==> flow/design.v <==
module if_stage (
    input  wire        clk,
    input  wire        rst_n,
    input  wire        stall,
    input  wire        branch_taken,
    input  wire [18:0] branch_target,
    output reg         ibus_valid,
    output reg  [18:0] ibus_addr,
    input  wire [18:0] ibus_rdata,
    output reg  [18:0] pc,
    output reg  [18:0] instruction
);
    always @(posedge clk or negedge rst_n) begin
        if (!rst_n) begin
            pc          <= 19'd0;
            ibus_valid  <= 1'b0;
        end
        else if (!stall) begin
            pc <= branch_taken ? branch_target : pc + 19'd1;
            ibus_valid <= 1'b1;
            ibus_addr  <= pc;
        end
    end
    always @(posedge clk or negedge rst_n) begin
        if (!rst_n)
            instruction <= 19'd0;
        else if (ibus_valid)
            instruction <= ibus_rdata;
    end
endmodule
module id_stage(
    input [18:0] instruction,
    output [4:0] opcode,
    output [2:0] rd,
    output [2:0] rs1,
    output [2:0] rs2,
    output [14:0] immediate,
    output reg [1:0] prediction
);
    assign opcode = instruction[18:14];
    assign rd = instruction[13:11];
    assign rs1 = instruction[10:8];
    assign rs2 = instruction[7:5];
    assign immediate = instruction[14:0];
    always @(*) begin
        case(opcode)
            5'b01010, 5'b01011, 5'b01100: prediction = 2'b10;  
            default: prediction = 2'b00;  
        endcase
    end
endmodule
module regfile(
    input clk,
    input [2:0] rd_addr,
    input [2:0] rs1_addr,
    input [2:0] rs2_addr,
    input [18:0] wb_data,
    input reg_write,
    output [18:0] rs1_data,
    output [18:0] rs2_data
);
    reg [18:0] registers [0:7];
    always @(posedge clk) begin
        if (reg_write && rd_addr != 0)
            registers[rd_addr] <= wb_data;
    end
    assign rs1_data = (rs1_addr == 3'd0) ? 19'd0 : registers[rs1_addr];
    assign rs2_data = (rs2_addr == 3'd0) ? 19'd0 : registers[rs2_addr];
endmodule
module alu(
    input [4:0] opcode,
    input [18:0] operand_a,
    input [18:0] operand_b,
    output reg [18:0] result,
    output reg zero_flag,
    output reg div_by_zero
);
    always @(*) begin
        result = 19'd0;
        div_by_zero = 1'b0;
        case(opcode)
            5'b00000: result = operand_a + operand_b;
            5'b00001: result = operand_a - operand_b;
            5'b00010: result = operand_a * operand_b;
            5'b00011: begin
                div_by_zero = (operand_b == 0);
                result = (operand_b == 0) ? 19'h7FFFF : operand_a / operand_b;
            end
            5'b00100: result = operand_a & operand_b;
            5'b00101: result = operand_a | operand_b;
            5'b00110: result = operand_a ^ operand_b;
            5'b00111: result = ~operand_a;
            5'b01000: result = operand_a + 1;
            5'b01001: result = operand_a - 1;
        endcase
        zero_flag = (result == 0);
    end
endmodule
module cpu_core (
    input  wire        clk,
    input  wire        rst_n,
    output reg         bus_valid,
    output reg         bus_write,
    output reg  [18:0] bus_addr,
    output reg  [18:0] bus_wdata,
    input  wire [18:0] bus_rdata
);
    wire [18:0] if_pc;
    wire [18:0] if_instr;
    wire [4:0]  opcode;
    wire [2:0]  rd, rs1, rs2;
    wire [14:0] imm;
    wire [18:0] rs1_data, rs2_data;
    wire [18:0] alu_result;
    wire        zero_flag;
    wire        div_by_zero;
    wire [18:0] wb_data;
    wire        reg_write;
    wire is_load  = (opcode == 5'b01000);
    wire is_store = (opcode == 5'b01001);
    wire mem_access = is_load | is_store;
    if_stage ifs (
        .clk(clk),
        .rst_n(rst_n),
        .stall(mem_access),           
        .branch_taken(1'b0),
        .branch_target(19'd0),
        .ibus_valid(),                
        .ibus_addr(),                 
        .ibus_rdata(bus_rdata),
        .pc(if_pc),
        .instruction(if_instr)
    );
    id_stage id (
        .instruction(if_instr),
        .opcode(opcode),
        .rd(rd),
        .rs1(rs1),
        .rs2(rs2),
        .immediate(imm),
        .prediction()
    );
    regfile rf (
        .clk(clk),
        .rd_addr(rd),
        .rs1_addr(rs1),
        .rs2_addr(rs2),
        .wb_data(wb_data),
        .reg_write(reg_write),
        .rs1_data(rs1_data),
        .rs2_data(rs2_data)
    );
    alu alu_u (
        .opcode(opcode),
        .operand_a(rs1_data),
        .operand_b(rs2_data),
        .result(alu_result),
        .zero_flag(zero_flag),
        .div_by_zero(div_by_zero)
    );
always @(*) begin
    bus_valid = mem_access;
    bus_write = is_store;
    bus_addr  = alu_result;
    bus_wdata = rs2_data;
end
    assign wb_data =
        (is_load)  ? bus_rdata :
                     alu_result;
    assign reg_write = ~is_store & ~is_load;
endmodule
export LEC_CHECK = 0
export CAP_MARGIN = 20
export CORE_MARGIN = 2
export CORE_UTILIZATION = 67
export CTS_CLUSTER_DIAMETER = 131
export CTS_CLUSTER_SIZE = 31
export GPL_ROUTABILITY_DRIVEN = 1
export GPL_TIMING_DRIVEN = 1
export SETUP_SLACK_MARGIN = 5.0
export SLEW_MARGIN = 5
create_clock -name core_clock -period 43.2 [get_ports {clk}]
run.sh (not shown) runs the stock make flow with config.mk's settings and CLKGATE_MAP_FILE=.
The first run completed and failed the layout checks on setup timing.
Rerun with:
Settings changed: CORE_UTILIZATION 67 to 69.
After rerunning:
- The new run failed in global routing on GRT-0232
- area after synthesis does not change
- synthesized cell count is unchanged
- die size went down by 2.8%
Rerun with:
Settings changed: CELL_PAD_IN_SITES_GLOBAL_PLACEMENT set to 3, CORE_ASPECT_RATIO set to 0.93, CORE_UTILIZATION 69 to 62, CTS_CLUSTER_DIAMETER 131 to 343, CTS_CLUSTER_SIZE 31 to unset, GPL_ROUTABILITY_DRIVEN 1 to 0, GPL_TIMING_DRIVEN 1 to 0, PLACE_DENSITY_LB_ADDON set to 0.17, SLEW_MARGIN 5 to 15, TNS_END_PERCENT set to 55.
After rerunning: With this change the flow did not get past global placement without I/O. Die size climbs by 11%. Synthesized area is unchanged. Synthesized cell count is unchanged.
Rerun with:
Settings changed: CELL_PAD_IN_SITES_GLOBAL_PLACEMENT 3 to unset, CORE_ASPECT_RATIO 0.93 to unset, CORE_UTILIZATION 62 to 65, CTS_CLUSTER_DIAMETER 343 to unset, GPL_ROUTABILITY_DRIVEN 0 to unset, GPL_TIMING_DRIVEN 0 to unset, PLACE_DENSITY_LB_ADDON 0.17 to unset, SETUP_SLACK_MARGIN 5.0 to unset, SLEW_MARGIN 15 to 20, TNS_END_PERCENT 55 to unset.
Clock period 43.2 ns to 37.8 ns, I/O delays scaled along.
Effect: The new run aborted during global routing; die size falls by 4.5%; synthesized cell count stays the same; synthesized area does not change.

========
run A:
Starts from the design.v that is shown in full above.
clock: 15.3 ns
lec_check: 0
cap_margin: 20
core_margin: 2
core_utilization: 72
place_density_lb_addon: 0.0
slew_margin: 20
FAIL run A @ clock tree synthesis (4_1_cts): tool exited with error
The inputs of run B differ from those of run A as listed below.
- changing CORE_UTILIZATION from 72 to 29
- removing PLACE_DENSITY_LB_ADDON (formerly 0.0)
- changing the clock period (ns, I/O delays scaled along) from 15.3 to 44.3
Notes after the runs:
- Summary of run A and run B: one run falls short of a clean finish, namely run A.
- Status: run A FAILED at clock tree synthesis (4_1_cts) (tool error)
- Taking run B over run A, the cell area reported after detailed placement ratio works out to 0.873.
- Run A → run B: vertical extent of the die shows an increase of 56%, row count went up, area of the core grew by about 150%, routability congestion estimate dropped 18%.
- Taking run A as 1.0, run B lands at 0.79 on post-DP HPWL.
- Relative to run A, the chip area measured on run B has increased by more than 100%.
- Run B vs. run A: number of synthesized register bits essentially unchanged; number of instances in the placed design increased 127.
- Compared with run A, run B shows a lower floorplan utilization.
Relative to run B, the following input files were edited for run C:
- CORE_UTILIZATION now 40, was 29
Between run B and run C, the flow reports final total power increasing by a few percent.
Initial antenna violation count delta for run C relative to run B: 2 lower
Run B and run C ended up with nearly the same fmax.
#### Input delta (run D over run C)
- CORE_UTILIZATION changed from 40 to 72
- ABC_AREA newly set to 1
- the clock period (ns, I/O delays scaled along) changed from 44.3 to 54.9
==> comparison <==
Against run C, run D comes in 48% lower on power. The lower combinational share of cell area came out of run C. Taking run C as the reference, in run D part of the power in combinational logic shrank by 8.4 points, routability congestion estimate went up 0.027.
> inputs changed (run D -> run E)
- CORE_UTILIZATION now 58, was 72
- ABC_AREA no longer set, was 1
- the clock period (ns, I/O delays scaled along) now 37.9, was 54.9
==> comparison <==
Run E: all stages done; final checks FAILED (slew limit, setup timing). Run E has share of power burned in the clock network below what run D had. Compared with run D, run E shows count of inserted antenna diode cells higher by 5. Run E packs its core more tightly than run D. Run E ends up with a finished layout cell area that is 32% higher than in run D. Compared with run D, in run E wire length picked up an extra about 40%, number of slew-limit violations in the final report shows an increase of 1, setup slack fell by 5.92 ns. Relative to run D, the pin count of the biggest net entering global routing of run E is lower by about 44%. Final setup violation count delta for run E relative to run D: 2 higher. Relative to run D, cell area after synthesis increased by 0.56% in run E.
Setup changes, run E to run F
- CORE_UTILIZATION changed from 58 to 40
- the clock period (ns, I/O delays scaled along) changed from 37.9 to 45.0
## What came out
On final design area excluding fillers: between run E and run F, it ends up lower for run F.
In the metrics for run E and run F, the one carrying the lower clock skew is run F.
Run E -> run F: fraction of the yosys area taken by sequential cells delta 0, exact match
Between run E and run F, internal power summed over all cells decreased.
Between run E and run F, ratio of final minimum period to clock period is lower for run F, run E comes in above that.
Delta (run F minus run E): slack of the critical path went up by 3.86 ns, area added between synthesis and finish lower, relative max-transition margin moved up, cell count went down about 9%, critical path depth went down 4.
Every stage of the flow completed for run F, and the final layout passed the timing, design-rule and antenna checks.
| fraction of area in multi-input gates | lower: run E |

========
run 1:
// cpu_core: RTL as listed in full above, without the edits since
export LEC_CHECK = 0
export ABC_AREA = 1
export CAP_MARGIN = 20
export CORE_MARGIN = 2
export CORE_UTILIZATION = 72
export CTS_CLUSTER_DIAMETER = 204
export CTS_CLUSTER_SIZE = 31
export PLACE_DENSITY_LB_ADDON = 0.1
export SLEW_MARGIN = 20
create_clock -name core_clock -period 11.7 [get_ports {clk}]
Run 1 did not finish: a tool error stopped it during clock tree synthesis (4_1_cts).
> inputs changed (run 1 -> run 2)
Settings: PLACE_DENSITY_LB_ADDON: 0.1 -> unset; CTS_CLUSTER_SIZE: 31 -> unset; CTS_CLUSTER_DIAMETER: 204 -> unset; CORE_UTILIZATION: 72 -> 58; ABC_AREA: 1 -> unset; SETUP_SLACK_MARGIN: unset -> 5.0; the clock period (ns, I/O delays scaled along): 11.7 -> 25.0.
Status for run 1 and run 2: no clean run
Run 2: complete, dirty (setup timing)
Run 2 against run 1; count of different cell masters after synthesis is up by more than half.
Comparing run 1 and run 2, the lower register area share after synthesis is on run 2.
Area of placed instances, run 2 vs run 1: up by a few percent
Diff run 1 -> run 2: synthesized area has increased; die extent in x has increased; die outline area has increased; starting density of the core has decreased.
For run 3, these inputs were changed with respect to run 2:
Settings: swapping 25.0 for 24.7 in the clock period (ns, I/O delays scaled along).
## What came out
As far as post-placement cell area is concerned, run 2 and run 3 perform about the same. Run 3 vs. run 2: post-synthesis instance area flat, post-synthesis register bit count did not really move, portion of the post-synthesis area used by sequential elements was more or less identical. Flow for run 3 halted at global routing (5_1_grt), error code GRT-0232. Diff run 3..run 2 | XOR/XNOR share of the synthesized area | unchanged. On simple-gate area share of the yosys netlist, run 3 and run 2 are neck and neck. Comparing the two runs side by side, run 3 comes out behind run 2 on worst-case setup slack after placement.
diff inputs: run 3 => run 4
Settings: CORE_UTILIZATION: 58 -> 66; MAX_ROUTING_LAYER: unset -> met4; the clock period (ns, I/O delays scaled along): 24.7 -> 42.2.
==> comparison <==
In run 4 the implementation ran to completion but is not tape-out ready, as the final checks report capacitance limit, slew limit, setup timing. From run 3 to run 4 the numbers moved as follows: initial core utilization has increased, number of buffers inserted by post-CTS setup repair has decreased. Floorplan die area in run 4 is about 12% below run 3. Diff run 3..run 4 | number of levels in the clock H-tree | unchanged. Number of sinks handled by clock tree synthesis of run 3 is on par with run 4. Global placer's final weighted congestion was lower in the run labelled run 3. Relative to run 3, setup slack after placement increased by 12490 ps in run 4.
Here is what was changed in the inputs of run 5 compared with run 4.
Settings: TNS_END_PERCENT now 5, previously not set; CTS_CLUSTER_SIZE now 37, previously not set; MAX_ROUTING_LAYER no longer set, was met4; SETUP_SLACK_MARGIN no longer set, was 5.0; the clock period (ns, I/O delays scaled along) now 40.6, was 42.2.
==> results <==
Run 5 finished all stages; layout check result: FAIL, due to setup timing.
Comparing run 4 against run 5, there is no change at all in floorplan core density.
Diff run 4 -> run 5 | count of cells resized by post-cts repair | decrease of 13%
Run 4 → run 5: worst clock skew closely matched the old numbers, first-pass GRT wire length increased by 10 mm relative to the old numbers, number of logic gates closely matched the old numbers, critical path depth increased by 1 relative to the old numbers, sequential share of layout area decreased by 0.38 points relative to the old numbers.
Re placed wire-length estimate after detailed placement: run 5 is 4.4 mm up on run 4.
From run 4 to run 5, synthesized cell count did not move at all.
Power figures rest on the tool's default switching activity, not on a simulated workload.
